## wip/harbor
==> flow/design.v <==
`timescale 1ns / 1ps
module SimpleCPU(clk, rst, data_fromRAM, wrEn, addr_toRAM, data_toRAM, pCounter);
parameter SIZE = 10;
input clk, rst;
input wire [31:0] data_fromRAM;
output reg wrEn;
output reg [SIZE-1:0] addr_toRAM;
output reg [31:0] data_toRAM;
output reg [SIZE-1:0] pCounter;
reg [ 3:0] opcode, opcodeNext;
reg [13:0] operand1, operand2, operand1Next, operand2Next;
reg [SIZE-1:0]   pCounterNext;
reg [31:0] num1, num2, num1Next, num2Next;
reg [ 3:0] state, stateNext;
always @(posedge clk)begin
	state    <= stateNext;
	pCounter <= pCounterNext;
	opcode   <= opcodeNext;
	operand1 <= operand1Next;
	operand2 <= operand2Next;
	num1     <= num1Next;
	num2     <= num2Next;
end
always @*begin
	stateNext    = state;
	pCounterNext = pCounter;
	opcodeNext   = opcode;
	operand1Next = operand1;
	operand2Next = operand2;
	num1Next     = num1;
	num2Next     = num2;
	addr_toRAM   = 0;
	wrEn         = 0;
	data_toRAM   = 0;
if(rst)
	begin
	stateNext    = 0;
	pCounterNext = 0;
	opcodeNext   = 0;
	operand1Next = 0;
	operand2Next = 0;
	num1Next     = 0;
	num2Next     = 0;
	addr_toRAM   = 0;
	wrEn         = 0;
	data_toRAM   = 0;
	end
else 
	case(state)                       
		0: begin											 
			pCounterNext = pCounter;
			opcodeNext   = opcode;
			operand1Next = 0;
			operand2Next = 0;
			addr_toRAM   = pCounter;
			num2Next     = 0;
			wrEn         = 0;
			data_toRAM   = 0;
			stateNext    = 1;
		end 
		1:begin                    
			pCounterNext = pCounter;
			opcodeNext   = {data_fromRAM[28], data_fromRAM[31:29]};
			operand1Next = data_fromRAM[27:14];
			operand2Next = data_fromRAM[13:0];
			addr_toRAM   = operand1Next;
			num1Next     = data_fromRAM;
			wrEn         = 0;
			data_toRAM   = 0;
			if( {data_fromRAM[28], data_fromRAM[31:29]} == 4'b0101 ) 	begin
				stateNext = 5;
				addr_toRAM = data_fromRAM[13:0];
				num1Next = operand1;
			end
			else if( {data_fromRAM[28], data_fromRAM[31:29]} == 4'b1101 ) 	begin
				stateNext = 6;
				addr_toRAM = data_fromRAM[27:14];
				num1Next = operand1;
			end
			else if(data_fromRAM[28] == 0 )  
				stateNext = 2;  
			else 
				stateNext = 3;
		end
		2: begin          
			pCounterNext = pCounter;
			opcodeNext   = opcode;
			operand1Next = operand1;
			operand2Next = operand2;
			addr_toRAM   = operand2;
			num1Next     = data_fromRAM;
			wrEn         = 0;
			data_toRAM   = operand2;
			stateNext = 3;
		end
		3: begin            
			pCounterNext = pCounter + 1;
			opcodeNext = opcode;
			operand1Next = operand1;
			operand2Next = operand2;
			addr_toRAM = operand1;
			num1Next = num1;
			wrEn = 1;
			stateNext = 0;
			case(opcode)                       
				4'b0000: data_toRAM = num1Next + data_fromRAM;  
				4'b1000: data_toRAM = data_fromRAM + operand2;  
				4'b0001: data_toRAM = ~(num1Next & data_fromRAM);  
				4'b1001: data_toRAM = ~(data_fromRAM & operand2);  
				4'b0010: begin 
					if(data_fromRAM < 32)
						data_toRAM = num1 >> data_fromRAM; 
					else
						data_toRAM = num1 << (data_fromRAM - 32); 
				end
				4'b1010: begin 
					if(operand2 < 32)
						data_toRAM = data_fromRAM >> operand2; 
					else
						data_toRAM = data_fromRAM << (operand2 - 32); 
				end
				4'b0011: data_toRAM = num1Next < data_fromRAM;  
				4'b1011: data_toRAM = data_fromRAM < operand2;  
				4'b0100: data_toRAM = data_fromRAM;  
				4'b1100: data_toRAM = operand2;  
				4'b0101: begin 
					data_toRAM = data_fromRAM;
					addr_toRAM = operand1;
					wrEn = 1;
				end
				4'b1101: begin  
					num2Next = data_fromRAM;
					addr_toRAM = num2;
					data_toRAM = data_fromRAM;
					wrEn = 1;
				end
				4'b0110: begin  
					if(data_fromRAM == 0)
						pCounterNext = num1;
					else
						pCounterNext = pCounter + 1;
					wrEn = 0;
				end
				4'b1110: begin
					pCounterNext = data_fromRAM + operand2;  
					wrEn = 0;
				end
				4'b0111: data_toRAM = num1Next * data_fromRAM;  
				4'b1111: data_toRAM = data_fromRAM * operand2;  
			endcase 
		end
		4:begin                    
			pCounterNext = pCounter + 1;
			opcodeNext   = 4'b0100;
			operand1Next = operand1;
			operand2Next = operand2;
			data_toRAM	 = num2;
			wrEn         = 1; 
			stateNext 	 = 0; 
			if(opcode == 4'b0101)
				addr_toRAM   = operand1;
			else if (opcode == 4'b1101)
				addr_toRAM   = num1 ;
		end
		5: begin      
			pCounterNext = pCounter;
			opcodeNext   = opcode;
			operand1Next = operand1;
			operand2Next = operand2;
			addr_toRAM   = data_fromRAM;
			num1Next     = data_fromRAM;
			wrEn         = 0;
			data_toRAM   = operand2;
			stateNext = 3;
		end
		6: begin      
			pCounterNext = pCounter;
			opcodeNext   = opcode;
			operand1Next = operand1;
			operand2Next = operand2;
			addr_toRAM   = data_fromRAM;
			num1Next     = data_fromRAM;
			num2Next     = data_fromRAM;
			wrEn         = 0;
			data_toRAM   = operand2;
			stateNext = 2;
		end
		default: begin
			stateNext    = 0;
			pCounterNext = 0;
			opcodeNext   = 0;
			operand1Next = 0;
			operand2Next = 0;
			num1Next     = 0;
			num2Next     = 0;
			addr_toRAM   = 0;
			wrEn         = 0;
			data_toRAM   = 0;
		end
	endcase
end
endmodule
clock: 8.92 ns
lec_check: 0
cap_margin: 25
cell_pad_in_sites_global_placement: 2
core_aspect_ratio: 0.83
core_margin: 2
core_utilization: 24
cts_cluster_size: 77
gpl_routability_driven: 1
gpl_timing_driven: 1
max_routing_layer: met5
place_density_lb_addon: 0.12
setup_slack_margin: -0.01
slew_margin: 30
tns_end_percent: 20
run.sh (not shown) runs the stock make flow with config.mk's settings and CLKGATE_MAP_FILE=.
In wip/harbor the implementation ran to completion but is not tape-out ready, as the final checks report negative setup slack.
Input-level comparison between wip/zinc and wip/harbor:
==> flow/config.mk <==
export PLATFORM = sky130hd
export DESIGN_NAME = SimpleCPU
export DESIGN_NICKNAME = SimpleCPU
export VERILOG_FILES = /design/flow/design.v
export SDC_FILE = /design/flow/constraint.sdc
export NUM_CORES = 4
export LEC_CHECK = 0
export CAP_MARGIN = 20
export CORE_MARGIN = 2
export CORE_UTILIZATION = 58
export SETUP_SLACK_MARGIN = 2.3
export SLEW_MARGIN = 20
export TNS_END_PERCENT = 20
==> flow/constraint.sdc <==
create_clock -name core_clock -period 14.0 [get_ports {clk}]
set_input_delay 2.8000 -clock core_clock [delete_from_list [all_inputs] [get_ports {clk}]]
set_output_delay 2.8000 -clock core_clock [all_outputs]
set_load 0.01 [all_outputs]
### Flow results
wip/harbor and wip/zinc: one clean run, wip/zinc; the rest did not finish clean. STATUS run=wip/harbor STAGES=ALL_DONE FINAL_CHECKS=FAILED CAUSE=negative setup slack. Layout overhead on the synthesized area for wip/zinc: 22 points down relative to wip/harbor. Lower switching power summed over all nets goes to wip/zinc over wip/harbor. | worst endpoint required time | wip/zinc vs wip/harbor | 4.06 ns higher |. The clock latency on the worst-skew pair in wip/zinc sits 0.04 ns below the value recorded for wip/harbor. Comparing wip/harbor and wip/zinc, the higher combinational share of power was measured on wip/harbor. Cell count in wip/zinc is 2114 lower than in wip/harbor. wip/zinc: flip-flop and latch share of the layout cell area higher than wip/harbor. Setup slack in wip/zinc is larger than in wip/harbor. Summary: with wip/harbor as the reference, reported sequential group power in wip/zinc moved down by more than a quarter.
Here is what was changed in the inputs of wip/yarrow compared with wip/zinc.
diff --git a/flow/config.mk b/flow/config.mk
--- a/flow/config.mk
+++ b/flow/config.mk
@@ -9,5 +9,7 @@
 export CORE_MARGIN = 2
-export CORE_UTILIZATION = 58
-export SETUP_SLACK_MARGIN = 2.3
+export CORE_UTILIZATION = 40
+export CTS_CLUSTER_DIAMETER = 386
+export CTS_CLUSTER_SIZE = 100
+export HOLD_SLACK_MARGIN = -0.07
 export SLEW_MARGIN = 20
-export TNS_END_PERCENT = 20
+export TNS_END_PERCENT = 40
[summary]
- Against wip/zinc, wip/yarrow comes in 1.4 points lower on synthesis-to-finish area growth.
- wip/zinc → wip/yarrow: relative contribution of combinational cells to total power decreased 0.4 points; power per cell area up 1.8%; wire length +28000 µm.
- Against wip/zinc as the reference, wip/yarrow delivers a lower maximum vdd ir drop.
- NOTE: count of TritonRoute iterations in the first routing pass in wip/yarrow falls short of that of wip/zinc
- wip/yarrow has less setup slack than wip/zinc.
- Looking at cell with the largest stage delay on the worst path, the sky130_fd_sc_hd__fa_1 result is from wip/zinc; the sky130_fd_sc_hd__a221oi_2 one comes from wip/yarrow.
- Looking only at leakage power summed over all cells, and setting everything else aside, the lower value of wip/zinc and wip/yarrow goes to wip/yarrow.
- wip/zinc was larger in final cell area than wip/yarrow.
- wip/yarrow vs wip/zinc: length of routed wiring on met1 up by more than a quarter
- In wip/yarrow relative to wip/zinc, cell total after placement had gone up by a little under 10%.
- Both conditions hold for wip/yarrow: the flow ran to the end and the final layout passed the timing, design-rule and antenna checks.
--- input diff wip/yarrow..wip/delta ---
diff --git a/flow/config.mk b/flow/config.mk
--- a/flow/config.mk
+++ b/flow/config.mk
@@ -9,7 +9,4 @@
 export CORE_MARGIN = 2
-export CORE_UTILIZATION = 40
-export CTS_CLUSTER_DIAMETER = 386
-export CTS_CLUSTER_SIZE = 100
-export HOLD_SLACK_MARGIN = -0.07
+export CORE_UTILIZATION = 60
+export SETUP_SLACK_MARGIN = 3.2
 export SLEW_MARGIN = 20
-export TNS_END_PERCENT = 40
==> flow/constraint.sdc <==
create_clock -name core_clock -period 10.9 [get_ports {clk}]
set_input_delay 2.1800 -clock core_clock [delete_from_list [all_inputs] [get_ports {clk}]]
set_output_delay 2.1800 -clock core_clock [all_outputs]
set_load 0.01 [all_outputs]
==> results <==
- wip/delta vs wip/yarrow: width of the die down by more than 10%
- Comparing wip/yarrow and wip/delta, post-CTS repair timing setup buffer count is lower on wip/yarrow.
- Relative to wip/yarrow, vertical die size has decreased by 59 µm in wip/delta.
- wip/delta ended with less die size than wip/yarrow.
- Cts-stage hold buffer count: wip/delta vs wip/yarrow, no meaningful difference
- From wip/yarrow to wip/delta the numbers moved as follows: post-cts repair resize count +545, row count -19%, sum of net half-perimeters after detailed placement -about 3.7%, cell total after placement -2.7%.
- wip/delta never completed, since it errored out during 5_1_grt.
Power is estimated from default activity; no workload was simulated.
